==> raven: inputs <==
==> flow/design.v <==
module axi_gpio #(
    parameter int N_GPIOS = 32,
    parameter int AXI_ADDR_WIDTH = 12,
    parameter int AXI_DATA_WIDTH = 32
)(
   input aclk,
   input aresetn, 
   input  logic [N_GPIOS-1:0] gpio_in_raw ,
   output logic [N_GPIOS-1:0] gpio_out,
   output logic irq,  
   output logic arready,
   input logic [AXI_ADDR_WIDTH-1:0] araddr,
   input logic arvalid,
   output logic [AXI_DATA_WIDTH-1:0] rdata,
   output logic [1:0] rresp,
   output logic rvalid,
   input logic rready,
   input logic wvalid,
   output logic wready,
   input logic [AXI_DATA_WIDTH-1:0] wdata,
   input logic [AXI_DATA_WIDTH/8-1:0] wstrb,
   input logic bready,
   output logic bvalid,
   output logic [1:0] bresp,
   output logic awready,
   input logic [AXI_ADDR_WIDTH-1:0] awaddr,
   input logic awvalid
);
  localparam logic [31:0] VERSION = 32'h0001_0000;
  localparam int WORD_IDX_W = (AXI_ADDR_WIDTH >= 2) ? (AXI_ADDR_WIDTH-2) : 1;
  localparam logic [WORD_IDX_W-1:0] VERSION_WORD = 'h0B;  
  localparam logic [WORD_IDX_W-1:0] SCRATCH_WORD = 'h0C;  
  localparam logic [WORD_IDX_W-1:0] DIR_WORD       = 'h000;  
  localparam logic [WORD_IDX_W-1:0] OUT_WORD       = 'h001;  
  localparam logic [WORD_IDX_W-1:0] OUT_SET_WORD   = 'h002;  
  localparam logic [WORD_IDX_W-1:0] OUT_CLR_WORD   = 'h003;  
  localparam logic [WORD_IDX_W-1:0] IN_WORD        = 'h004;  
  localparam logic [WORD_IDX_W-1:0] IRQ_MASK_WORD  = 'h005;  
  localparam logic [WORD_IDX_W-1:0] IRQ_STATUS_WORD= 'h006;  
  localparam logic [WORD_IDX_W-1:0] IRQ_CLEAR_WORD = 'h007;  
  localparam logic [WORD_IDX_W-1:0] EDGE_EN_WORD   = 'h008;  
  localparam logic [WORD_IDX_W-1:0] EDGE_POL_WORD  = 'h009;  
  localparam logic [WORD_IDX_W-1:0] LVL_POL_WORD   = 'h00A;  
  localparam logic [WORD_IDX_W-1:0] DEBOUNCE_WORD  = 'h00D;  
  logic [AXI_DATA_WIDTH-1:0] scratch_q;  
  logic [N_GPIOS-1:0] dir_q, out_q;
  logic [N_GPIOS-1:0] in_meta, in_sync;  
  logic [N_GPIOS-1:0] clr_mask, clr_mask_next;
  logic [N_GPIOS-1:0] irq_mask_q, irq_status_q, edge_en_q, edge_pol_q, lvl_pol_q;
  logic [7:0]         debounce_cfg_q;             
  logic [N_GPIOS-1:0] in_db_q, in_db_d;          
  logic [AXI_ADDR_WIDTH-1:0] araddr_q;
  logic [AXI_ADDR_WIDTH-1:0] awaddr_q;
  logic [AXI_DATA_WIDTH-1:0] wdata_q;
  logic [AXI_DATA_WIDTH/8-1:0] wstrb_q;
  logic                  ar_hs;  
  assign ar_hs         = arvalid & arready;
  function automatic logic [AXI_DATA_WIDTH-1:0] apply_wstrb(
    input logic [AXI_DATA_WIDTH-1:0] cur,
    input logic [AXI_DATA_WIDTH-1:0] wdata_i,
    input logic [AXI_DATA_WIDTH/8-1:0] wstrb_i
);
logic [AXI_DATA_WIDTH-1:0] mask;
mask = { {8{wstrb_i[3]}}, {8{wstrb_i[2]}}, {8{wstrb_i[1]}}, {8{wstrb_i[0]}} };
apply_wstrb = (cur & ~mask) | (wdata_i & mask);
  endfunction
function automatic [N_GPIOS-1:0] apply_wstrb_to_gpio(
  input [N_GPIOS-1:0]            prev,
  input [AXI_DATA_WIDTH-1:0]     wdata_i,
  input [AXI_DATA_WIDTH/8-1:0]   wstrb_i
);
  logic [AXI_DATA_WIDTH-1:0] prev_ext, nxt_ext;
  prev_ext                 = '0;
  prev_ext[N_GPIOS-1:0]    = prev;
  nxt_ext                  = apply_wstrb(prev_ext, wdata_i, wstrb_i);
  apply_wstrb_to_gpio = nxt_ext[N_GPIOS-1:0];
endfunction
function automatic [N_GPIOS-1:0] w1_mask_gpio(
  input [AXI_DATA_WIDTH-1:0]     wdata_i,
  input [AXI_DATA_WIDTH/8-1:0]   wstrb_i
);
  logic [AXI_DATA_WIDTH-1:0] strobe_mask;
  logic [AXI_DATA_WIDTH-1:0] masked;
  strobe_mask = '0;
  for (int b = 0; b < AXI_DATA_WIDTH/8; b++)
    strobe_mask[8*b +: 8] = {8{wstrb_i[b]}};
    masked = wdata_i & strobe_mask;
  w1_mask_gpio = masked[N_GPIOS-1:0];
endfunction
always_ff @(posedge aclk or negedge aresetn) begin
  if (!aresetn) begin
    in_meta <= '0;
    in_sync <= '0;
  end else begin
    in_meta <= gpio_in_raw;  
    in_sync <= in_meta;      
  end
end
logic [7:0] db_cnt   [0:N_GPIOS-1];  
always_ff @(posedge aclk or negedge aresetn) begin
  if (!aresetn) begin
    for (int i=0;i<N_GPIOS;i++) begin
      db_cnt[i] <= '0;
    end
    in_db_q <= '0;
  end else begin
    if (debounce_cfg_q == 8'd0) begin
      in_db_q <= in_sync;
      for (int i=0;i<N_GPIOS;i++) db_cnt[i] <= '0;
    end else begin
      for (int i=0;i<N_GPIOS;i++) begin
        if (in_sync[i] == in_db_q[i]) begin
          db_cnt[i] <= '0;  
        end else begin
          db_cnt[i] <= db_cnt[i] + 8'd1;
          if (db_cnt[i] >= debounce_cfg_q) begin
            in_db_q[i] <= in_sync[i];  
            db_cnt[i]  <= '0;
          end
        end
      end
    end
  end
end
always_ff @(posedge aclk or negedge aresetn) begin
  if (!aresetn) in_db_d <= '0;
  else          in_db_d <= in_db_q;
end
wire [N_GPIOS-1:0] rise =  in_db_q & ~in_db_d;
wire [N_GPIOS-1:0] fall = ~in_db_q &  in_db_d;
wire [N_GPIOS-1:0] edge_evt  = ((edge_pol_q & rise) | (~edge_pol_q & fall)) & edge_en_q;
wire [N_GPIOS-1:0] level_evt = (in_db_q    ^ ~lvl_pol_q) & ~edge_en_q;
wire [N_GPIOS-1:0] new_events = edge_evt | level_evt;
always_ff @(posedge aclk or negedge aresetn) begin
  if (!aresetn) begin
    irq_status_q <= '0;
  end else begin
    irq_status_q <= (irq_status_q | new_events) & ~clr_mask;
  end
end
assign irq = |(irq_status_q & irq_mask_q);
    logic aw_hs, w_hs;
    assign aw_hs = awvalid && awready;
    assign w_hs = wvalid && wready;
    always_ff @(posedge aclk or negedge aresetn)begin
        if(!aresetn)begin
            awready <= 1'b1;
            bvalid <= 1'b0;
            bresp <= 2'b00;
            wready <= 1'b1;
            awaddr_q <= '0;
            wdata_q <= '0;
            wstrb_q <= '0;
            scratch_q <= '0;
            irq_mask_q     <= '0;
            edge_en_q      <= '0;             
            edge_pol_q     <= {N_GPIOS{1'b1}};   
            lvl_pol_q      <= {N_GPIOS{1'b1}};   
            debounce_cfg_q <= 8'd0;           
            clr_mask_next <= '0;
            dir_q <= '0;
            out_q <= '0;
        end else begin
            if(awready && awvalid)begin 
                awready <= 1'b0;     
                awaddr_q <= awaddr;  
            end
            if(wready && wvalid) begin
                wready <= 1'b0;
                wdata_q <= wdata;
                wstrb_q <= wstrb;
            end
            clr_mask_next <= '0;
            if (!bvalid && !awready && !wready)begin  
                unique case (awaddr_q[AXI_ADDR_WIDTH-1:2])
                    DIR_WORD: dir_q <= apply_wstrb_to_gpio(dir_q,wdata_q,wstrb_q);
                    OUT_WORD: out_q <= apply_wstrb_to_gpio(out_q,wdata_q,wstrb_q);
                    OUT_SET_WORD: begin  
                        out_q <= out_q | w1_mask_gpio(wdata_q, wstrb_q);
                    end
                    OUT_CLR_WORD: begin  
                        out_q <= out_q & ~w1_mask_gpio(wdata_q, wstrb_q);
                    end
                    SCRATCH_WORD: scratch_q <= apply_wstrb(scratch_q, wdata_q, wstrb_q);
                    IRQ_MASK_WORD:  irq_mask_q  <= apply_wstrb_to_gpio(irq_mask_q,  wdata_q, wstrb_q);
                    EDGE_EN_WORD:   edge_en_q   <= apply_wstrb_to_gpio(edge_en_q,   wdata_q, wstrb_q);
                    EDGE_POL_WORD:  edge_pol_q  <= apply_wstrb_to_gpio(edge_pol_q,  wdata_q, wstrb_q);
                    LVL_POL_WORD:   lvl_pol_q   <= apply_wstrb_to_gpio(lvl_pol_q,   wdata_q, wstrb_q);
                    IRQ_CLEAR_WORD: begin
                      clr_mask_next <= w1_mask_gpio(wdata_q, wstrb_q);
                    end
                     DEBOUNCE_WORD: begin
                        if (wstrb_q[0]) debounce_cfg_q <= wdata_q[7:0];
                      end
                    default: ;
                endcase       
                bvalid <= 1'b1;
                bresp <= 2'b00;  
        end
            if(bvalid && bready)begin
                bvalid <= 1'b0;
                awready <= 1'b1;
                wready <= 1'b1;
        end
        end
    end
always_ff @(posedge aclk or negedge aresetn) begin
  if (!aresetn) clr_mask <= '0;
  else          clr_mask <= clr_mask_next;
end
  always_ff @(posedge aclk or negedge aresetn)begin
    if(!aresetn) begin
        arready <= 1'b1;
        rvalid <= 1'b0;
        rdata <= '0;
        rresp <= 2'b00;  
    end
    else begin
        if(arready && arvalid) begin
            araddr_q <= araddr;
            arready <= 1'b0;
            rvalid <= 1'b1;
            unique case (araddr[AXI_ADDR_WIDTH-1:2])
                DIR_WORD:      rdata <= {{(AXI_DATA_WIDTH-N_GPIOS){1'b0}}, dir_q};  
                OUT_WORD:      rdata <= {{(AXI_DATA_WIDTH-N_GPIOS){1'b0}}, out_q};
                OUT_SET_WORD:  rdata <= {{(AXI_DATA_WIDTH-N_GPIOS){1'b0}}, out_q};  
                OUT_CLR_WORD:  rdata <= {{(AXI_DATA_WIDTH-N_GPIOS){1'b0}}, out_q};  
                IN_WORD:         rdata <= {{(AXI_DATA_WIDTH-N_GPIOS){1'b0}}, in_db_q};  
                IRQ_MASK_WORD:   rdata <= {{(AXI_DATA_WIDTH-N_GPIOS){1'b0}}, irq_mask_q};
                IRQ_STATUS_WORD: rdata <= {{(AXI_DATA_WIDTH-N_GPIOS){1'b0}}, irq_status_q};
                EDGE_EN_WORD:    rdata <= {{(AXI_DATA_WIDTH-N_GPIOS){1'b0}}, edge_en_q};
                EDGE_POL_WORD:   rdata <= {{(AXI_DATA_WIDTH-N_GPIOS){1'b0}}, edge_pol_q};
                LVL_POL_WORD:    rdata <= {{(AXI_DATA_WIDTH-N_GPIOS){1'b0}}, lvl_pol_q};
                DEBOUNCE_WORD:   rdata <= {{(AXI_DATA_WIDTH-8){1'b0}}, debounce_cfg_q};
                VERSION_WORD: rdata <= VERSION;  
                SCRATCH_WORD: rdata <= scratch_q;
                default: rdata <='0;
            endcase
            rresp <= 2'b00;
        end
        if(rvalid && rready)begin
            rvalid <= 1'b0;
            arready <= 1'b1;
        end
        end
    end
    assign gpio_out = out_q & dir_q;
endmodule
==> flow/run.sh <==
#!/bin/bash
# the make line also repeats each setting of config.mk as NAME=value (left out here)
make -C /OpenROAD-flow-scripts/flow DESIGN_CONFIG=/design/flow/config.mk WORK_HOME=/design/flow/orfs CLKGATE_MAP_FILE= finish
==> flow/config.mk <==
export PLATFORM = sky130hd
export DESIGN_NAME = axi_gpio
export DESIGN_NICKNAME = axi_gpio
export VERILOG_FILES = /design/flow/design.v
export SDC_FILE = /design/flow/constraint.sdc
export NUM_CORES = 4
export LEC_CHECK = 0
export ABC_AREA = 1
export CAP_MARGIN = 20
export CORE_MARGIN = 2
export CORE_UTILIZATION = 40
export CTS_CLUSTER_DIAMETER = 230
export MAX_ROUTING_LAYER = met4
export SETUP_SLACK_MARGIN = 1.48
export SLEW_MARGIN = 10
==> flow/constraint.sdc <==
create_clock -name core_clock -period 5.0 [get_ports {aclk}]
set_input_delay 1.0000 -clock core_clock [delete_from_list [all_inputs] [get_ports {aclk}]]
set_output_delay 1.0000 -clock core_clock [all_outputs]
set_load 0.01 [all_outputs]
==> indigo (differences from raven) <==
ABC_AREA = unset   (was 1)
CORE_UTILIZATION = 71   (was 40)
CTS_CLUSTER_DIAMETER = unset   (was 230)
CTS_CLUSTER_SIZE = 33   (was unset)
MAX_ROUTING_LAYER = unset   (was met4)
SETUP_SLACK_MARGIN = unset   (was 1.48)
SLEW_MARGIN = 20   (was 10)
==> flow/constraint.sdc (replaced) <==
create_clock -name core_clock -period 2.38 [get_ports {aclk}]
set_input_delay 0.4760 -clock core_clock [delete_from_list [all_inputs] [get_ports {aclk}]]
set_output_delay 0.4760 -clock core_clock [all_outputs]
set_load 0.01 [all_outputs]
==> onyx (differences from raven) <==
ABC_AREA = unset   (was 1)
CORE_UTILIZATION = 64   (was 40)
CTS_CLUSTER_DIAMETER = unset   (was 230)
CTS_CLUSTER_SIZE = 57   (was unset)
MAX_ROUTING_LAYER = unset   (was met4)
SETUP_SLACK_MARGIN = unset   (was 1.48)
SLEW_MARGIN = 20   (was 10)
==> flow/constraint.sdc (replaced) <==
create_clock -name core_clock -period 4.1 [get_ports {aclk}]
set_input_delay 0.8200 -clock core_clock [delete_from_list [all_inputs] [get_ports {aclk}]]
set_output_delay 0.8200 -clock core_clock [all_outputs]
set_load 0.01 [all_outputs]
==> results <==
| metric | onyx | raven | indigo |
|---|---|---|---|
| Critical Path RT | 3.28 ns | 4.00 ns | 2.93 ns |
| Area overhead of the layout relative to synthesis | 14.2% | 16.3% | 25.5% |
| Fraction of the cycle the final worst path needs | 0.879 | 0.696 | 1.16 |
| Yosys xor share | 0.0556 | 0.0242 | 0.0556 |
| Average wire length per cell after detail routing | 23.4 microns | 18.8 microns | 28.5 microns |
| Row count | 90 | 116 | 86 |
| Die Y | 252 microns | 322 microns | 239 microns |
| Static leakage | 20.6 nW | 22.1 nW | 22.6 nW |
| Later-pin clock latency in the skew report | 0.64 ns | 0.66 ns | 0.67 ns |
| Path depth of the worst reg2reg path | 8 | 8 | 10 |
| Total of clock buffers placed in the layout | 131 | 120 | 126 |
| CTS clock-pin slew for the worst setup and hold paths | 0.06 ns | 0.07 ns | 0.07 ns |
| Number of global-route vias before repair | 29685 | 31777 | 32629 |
| Startpoint-to-endpoint class of the critical path | reg -> out | reg -> out | reg -> reg |
| Outcome | complete, no violations | complete, no violations | finished with violations |
| Layout check failures | - | - | setup timing |
| Count of multi-input gates | 2529 | 3320 | 2529 |
| Number of inserted filler cells in the final layout | 4234 | 9635 | 2226 |
| Maximum resistive drop on vdd | 0.489 mV | 0.311 mV | 0.870 mV |
| Synthesized-area fraction occupied by adder cells | 0.0916 | 0.0889 | 0.0916 |
| Power density relative to cell area | 423 nW/um^2 | 372 nW/um^2 | 701 nW/um^2 |
| Final clock-cell share | 0.0627 | 0.0678 | 0.0584 |
| Total vias in the final route | 28951 | 33279 | 33131 |
| Sw Pwr | 5.15 mW | 5.50 mW | 9.85 mW |
| Transition time at the pin with the least slew margin | 1.04 ns | 1.15 ns | 0.583 ns |
Power is estimated from default activity; no workload was simulated.
